Setup of zinc:
==> flow/design.v <==
`timescale 1ns/1ps
module base2_alu #(
  parameter LAT_BIN = 1,   
  parameter LAT_DEC = 8,   
  parameter LAT_DUO = 6    
)(
  input  wire        clk,
  input  wire        rst,
  input  wire        start,
  input  wire [3:0]  opcode,
  input  wire [15:0] a,
  input  wire [15:0] b,
  output reg         busy,
  output reg         done,
  output reg  [31:0] result
);
  reg [7:0] countdown;
  wire [7:0] lat_sel =
      (opcode <= 4'd2) ? LAT_BIN :
      ((opcode <= 4'd5) ? LAT_DEC : LAT_DUO);
  wire [31:0] res_bin =
      (opcode==4'd0)   ? (a + b) :
      (opcode==4'd1)   ? (a - b) :
      (opcode==4'd2)   ? (a * b) :
      (opcode==4'd3)   ? (a + b) :
      (opcode==4'd4)   ? (a - b) :
      (opcode==4'd5) ? (a * 16'd10) :
      (opcode==4'd6) ? (a + b) :
      (opcode==4'd7) ? (a - b) :
      (opcode==4'd8)  ? (a * 16'd3) : 32'd0;
  always @(posedge clk) begin
    if (rst) begin
      busy <= 1'b0; done <= 1'b0; countdown <= 8'd0; result <= 32'd0;
    end else begin
      done <= 1'b0;
      if (start && !busy) begin
        busy      <= 1'b1;
        countdown <= (lat_sel==0) ? 1 : lat_sel;
      end else if (busy) begin
        if (countdown > 8'd1) begin
          countdown <= countdown - 8'd1;
        end else begin
          busy   <= 1'b0;
          done   <= 1'b1;
          result <= res_bin;
        end
      end
    end
  end
endmodule
`timescale 1ns/1ps
module base10_alu #(
  parameter LAT_DEC = 1,   
  parameter LAT_BIN = 6,   
  parameter LAT_DUO = 6    
)(
  input  wire        clk,
  input  wire        rst,
  input  wire        start,
  input  wire [3:0]  opcode,
  input  wire [15:0] a,
  input  wire [15:0] b,
  output reg         busy,
  output reg         done,
  output reg  [31:0] result
);
  reg [7:0] countdown;
  wire [7:0] lat_sel =
      ((opcode>=4'd3) && (opcode<=4'd5)) ? LAT_DEC :
      ((opcode<=4'd2) ? LAT_BIN : LAT_DUO);
  wire [31:0] res_bin =
      (opcode==4'd0)   ? (a + b) :
      (opcode==4'd1)   ? (a - b) :
      (opcode==4'd2)   ? (a * b) :
      (opcode==4'd3)   ? (a + b) :
      (opcode==4'd4)   ? (a - b) :
      (opcode==4'd5) ? (a * 16'd10) :
      (opcode==4'd6) ? (a + b) :
      (opcode==4'd7) ? (a - b) :
      (opcode==4'd8)  ? (a * 16'd3) : 32'd0;
  always @(posedge clk) begin
    if (rst) begin
      busy <= 1'b0; done <= 1'b0; countdown <= 8'd0; result <= 32'd0;
    end else begin
      done <= 1'b0;
      if (start && !busy) begin
        busy      <= 1'b1;
        countdown <= (lat_sel==0) ? 1 : lat_sel;
      end else if (busy) begin
        if (countdown > 8'd1) begin
          countdown <= countdown - 8'd1;
        end else begin
          busy   <= 1'b0;
          done   <= 1'b1;
          result <= res_bin;
        end
      end
    end
  end
endmodule
`timescale 1ns/1ps
module base12_alu #(
  parameter LAT_DUO = 1,   
  parameter LAT_BIN = 6,   
  parameter LAT_DEC = 8    
)(
  input  wire        clk,
  input  wire        rst,
  input  wire        start,
  input  wire [3:0]  opcode,
  input  wire [15:0] a,
  input  wire [15:0] b,
  output reg         busy,
  output reg         done,
  output reg  [31:0] result
);
  reg [7:0] countdown;
  wire [7:0] lat_sel =
      ((opcode>=4'd6) && (opcode<=4'd8)) ? LAT_DUO :
      ((opcode<=4'd2) ? LAT_BIN : LAT_DEC);
  wire [31:0] res_bin =
      (opcode==4'd0)   ? (a + b) :
      (opcode==4'd1)   ? (a - b) :
      (opcode==4'd2)   ? (a * b) :
      (opcode==4'd3)   ? (a + b) :
      (opcode==4'd4)   ? (a - b) :
      (opcode==4'd5) ? (a * 16'd10) :
      (opcode==4'd6) ? (a + b) :
      (opcode==4'd7) ? (a - b) :
      (opcode==4'd8)  ? (a * 16'd3) : 32'd0;
  always @(posedge clk) begin
    if (rst) begin
      busy <= 1'b0; done <= 1'b0; countdown <= 8'd0; result <= 32'd0;
    end else begin
      done <= 1'b0;
      if (start && !busy) begin
        busy      <= 1'b1;
        countdown <= (lat_sel==0) ? 1 : lat_sel;
      end else if (busy) begin
        if (countdown > 8'd1) begin
          countdown <= countdown - 8'd1;
        end else begin
          busy   <= 1'b0;
          done   <= 1'b1;
          result <= res_bin;
        end
      end
    end
  end
endmodule
`timescale 1ns/1ps
module router_extended #(
  parameter B2_LAT_BIN  = 1, B2_LAT_DEC  = 8, B2_LAT_DUO  = 6,
  parameter B10_LAT_DEC = 1, B10_LAT_BIN = 6, B10_LAT_DUO = 6,
  parameter B12_LAT_DUO = 1, B12_LAT_BIN = 6, B12_LAT_DEC = 8
)(
  input  wire        clk,
  input  wire        rst,
  input  wire        start,
  input  wire [2:0]  cond_sel,
  input  wire [3:0]  opcode,
  input  wire [15:0] op_a,
  input  wire [15:0] op_b,
  output reg         busy,
  output reg         done,
  output reg  [31:0] result
);
  localparam [1:0] ROUTE_SENTINEL = 2'd3;
  wire [1:0] forced_target = (cond_sel <= 3'd2) ? cond_sel[1:0] : ROUTE_SENTINEL;
  wire [1:0] full_router_target =
      (opcode <= 4'd2)   ? 2'd0 :
      (opcode <= 4'd5) ? 2'd1 :
                                  2'd2;
  localparam [1:0] DUO_FALLBACK_TARGET = (B10_LAT_DUO <= B2_LAT_DUO) ? 2'd1 : 2'd0;
  wire [1:0] router_210_target =
      (opcode <= 4'd2)   ? 2'd0 :
      (opcode <= 4'd5) ? 2'd1 :
                                  DUO_FALLBACK_TARGET;
  wire [1:0] routed_target =
      (forced_target != ROUTE_SENTINEL) ? forced_target :
      (cond_sel == 3'd3) ? full_router_target :
      (cond_sel == 3'd4) ? router_210_target :
                           full_router_target;  
  reg  start_b2, start_b10, start_b12;
  wire busy_b2, done_b2;   wire [31:0] res_b2;
  wire busy_b10, done_b10; wire [31:0] res_b10;
  wire busy_b12, done_b12; wire [31:0] res_b12;
  base2_alu #(.LAT_BIN(B2_LAT_BIN), .LAT_DEC(B2_LAT_DEC), .LAT_DUO(B2_LAT_DUO)) u_b2(
    .clk(clk), .rst(rst), .start(start_b2), .opcode(opcode), .a(op_a), .b(op_b),
    .busy(busy_b2), .done(done_b2), .result(res_b2)
  );
  base10_alu #(.LAT_DEC(B10_LAT_DEC), .LAT_BIN(B10_LAT_BIN), .LAT_DUO(B10_LAT_DUO)) u_b10(
    .clk(clk), .rst(rst), .start(start_b10), .opcode(opcode), .a(op_a), .b(op_b),
    .busy(busy_b10), .done(done_b10), .result(res_b10)
  );
  base12_alu #(.LAT_DUO(B12_LAT_DUO), .LAT_BIN(B12_LAT_BIN), .LAT_DEC(B12_LAT_DEC)) u_b12(
    .clk(clk), .rst(rst), .start(start_b12), .opcode(opcode), .a(op_a), .b(op_b),
    .busy(busy_b12), .done(done_b12), .result(res_b12)
  );
  localparam S_IDLE=0, S_WAIT=1;
  reg [0:0] st;
  always @(posedge clk) begin
    if (rst) begin
      st <= S_IDLE; busy <= 1'b0; done <= 1'b0;
      start_b2 <= 1'b0; start_b10 <= 1'b0; start_b12 <= 1'b0;
      result <= 32'd0;
    end else begin
      done <= 1'b0;
      start_b2 <= 1'b0; start_b10 <= 1'b0; start_b12 <= 1'b0;
      case (st)
        S_IDLE: begin
          if (start) begin
            busy <= 1'b1;
            if (routed_target==2'd0) start_b2  <= 1'b1;
            if (routed_target==2'd1) start_b10 <= 1'b1;
            if (routed_target==2'd2) start_b12 <= 1'b1;
            st <= S_WAIT;
          end
        end
        S_WAIT: begin
          if ( (routed_target==2'd0 && done_b2) ||
               (routed_target==2'd1 && done_b10) ||
               (routed_target==2'd2 && done_b12) ) begin
            result <= (routed_target==2'd0) ? res_b2 :
                      (routed_target==2'd1) ? res_b10 :
                                              res_b12;
            done   <= 1'b1;
            busy   <= 1'b0;
            st     <= S_IDLE;
          end
        end
      endcase
    end
  end
endmodule
Settings: LEC_CHECK=0, ABC_AREA=1, CAP_MARGIN=20, CORE_MARGIN=2, CORE_UTILIZATION=46, CTS_CLUSTER_DIAMETER=381, CTS_CLUSTER_SIZE=98, MAX_ROUTING_LAYER=met4, PLACE_DENSITY=0.79, SETUP_SLACK_MARGIN=0.06, SLEW_MARGIN=10, TNS_END_PERCENT=20; clock period 10.0 ns.
run.sh (not shown) runs the stock make flow with config.mk's settings and CLKGATE_MAP_FILE=.
> inputs changed (zinc -> cedar)
Settings: CTS_CLUSTER_DIAMETER no longer set, was 381; MAX_ROUTING_LAYER no longer set, was met4; SLEW_MARGIN now 20, was 10; CTS_CLUSTER_SIZE no longer set, was 98; SETUP_SLACK_MARGIN no longer set, was 0.06; PLACE_DENSITY no longer set, was 0.79; ABC_AREA no longer set, was 1; CORE_UTILIZATION now 40, was 46; TNS_END_PERCENT no longer set, was 20; the clock period (ns, I/O delays scaled along) now 8.87, was 10.0.
Re post-route clock period utilization: zinc was lower than cedar. In the metrics for cedar and zinc, the one carrying the lower core utilization is cedar. Sort cedar and zinc by final worst hold slack asc -> top: cedar. For cedar, the capturing instance or port of the critical path was u_b2.result[13], unlike zinc, where it was u_b2.result[20]. zinc -> cedar: remaining routing DRC violations delta 0, exact match. Comparing cedar and zinc, the higher largest fanout on the critical path was measured on cedar. Going from zinc to cedar, overall fraction of global-route tracks in use has decreased; met2 track demand over resource now sits lower. cedar vs. zinc: post-synthesis cell area dropped 7.5%, detailed-placement wirelength estimate dropped about 3.4%.
Input changes introduced in pepper (baseline for comparison: cedar):
Settings: setting SETUP_SLACK_MARGIN to 0.21 for the first time; changing CORE_UTILIZATION from 40 to 70; setting CTS_CLUSTER_SIZE to 37 for the first time; changing the clock period (ns, I/O delays scaled along) from 8.87 to 6.77.
--- outcome ---
Looking across cedar and pepper, the single run that reached the end with no open violations was cedar.
Every stage of pepper finished as expected; the final checks, on the other hand, flagged setup timing, which means the layout fails.
Delta (pepper minus cedar): wire length of the first global-routing pass increased by 13000 um relative to the old numbers; via count increased about 30%; worst-case hold slack shows an increase of 0.0051 ns; clock skew shows an increase of 0.0063 ns.
Looking at cell area across both flows, pepper is the weaker of the two, with cedar ahead.
Between cedar and pepper, the deepest clock path buffer count is lower for cedar.
Changes observed in pepper relative to cedar: all-layer global routing usage rose 24 points, final period utilization went up, areal power density over the cells now sits higher, well-tap cell count went down, total power consumption of the routed design rose by about 120%.
Changes in lagoon relative to pepper:
Settings: a deleted SETUP_SLACK_MARGIN that had been 0.21; a change of CTS_CLUSTER_SIZE from 37 to 25; a change of the clock period (ns, I/O delays scaled along) from 6.77 to 7.66.
### Flow results
- lagoon reached the final stage; the timing, design-rule and antenna checks on its layout passed.
- The worst slew margin relative to its limit of lagoon is higher than that of pepper.
- Re count of sequential standard cells: no difference whatsoever between pepper and lagoon.
- First-pass GRT wire length (lower): lagoon
- lagoon against pepper; met2 wirelength from detailed routing is down by more than 10%.
Inputs modified between lagoon and xenon:
Settings: SETUP_SLACK_MARGIN: unset -> 0.21; CTS_CLUSTER_SIZE: 25 -> 37; CORE_ASPECT_RATIO: unset -> 0.71; TNS_END_PERCENT: unset -> 5; the clock period (ns, I/O delays scaled along): 7.66 -> 6.77.
Every stage of xenon finished as expected; the final checks, on the other hand, flagged setup timing, which means the layout fails.
When xenon is set beside lagoon, its headroom to the max-slew limit turns out to be 1.3 points smaller.
In xenon, routing usage on met2 is higher than in lagoon.
Sort xenon and lagoon by number of tap cells inserted desc -> top: lagoon
xenon vs lagoon: total power divided by cell area up by more than a quarter
Total power (lagoon / xenon): 0.70
Power figures rest on the tool's default switching activity, not on a simulated workload.
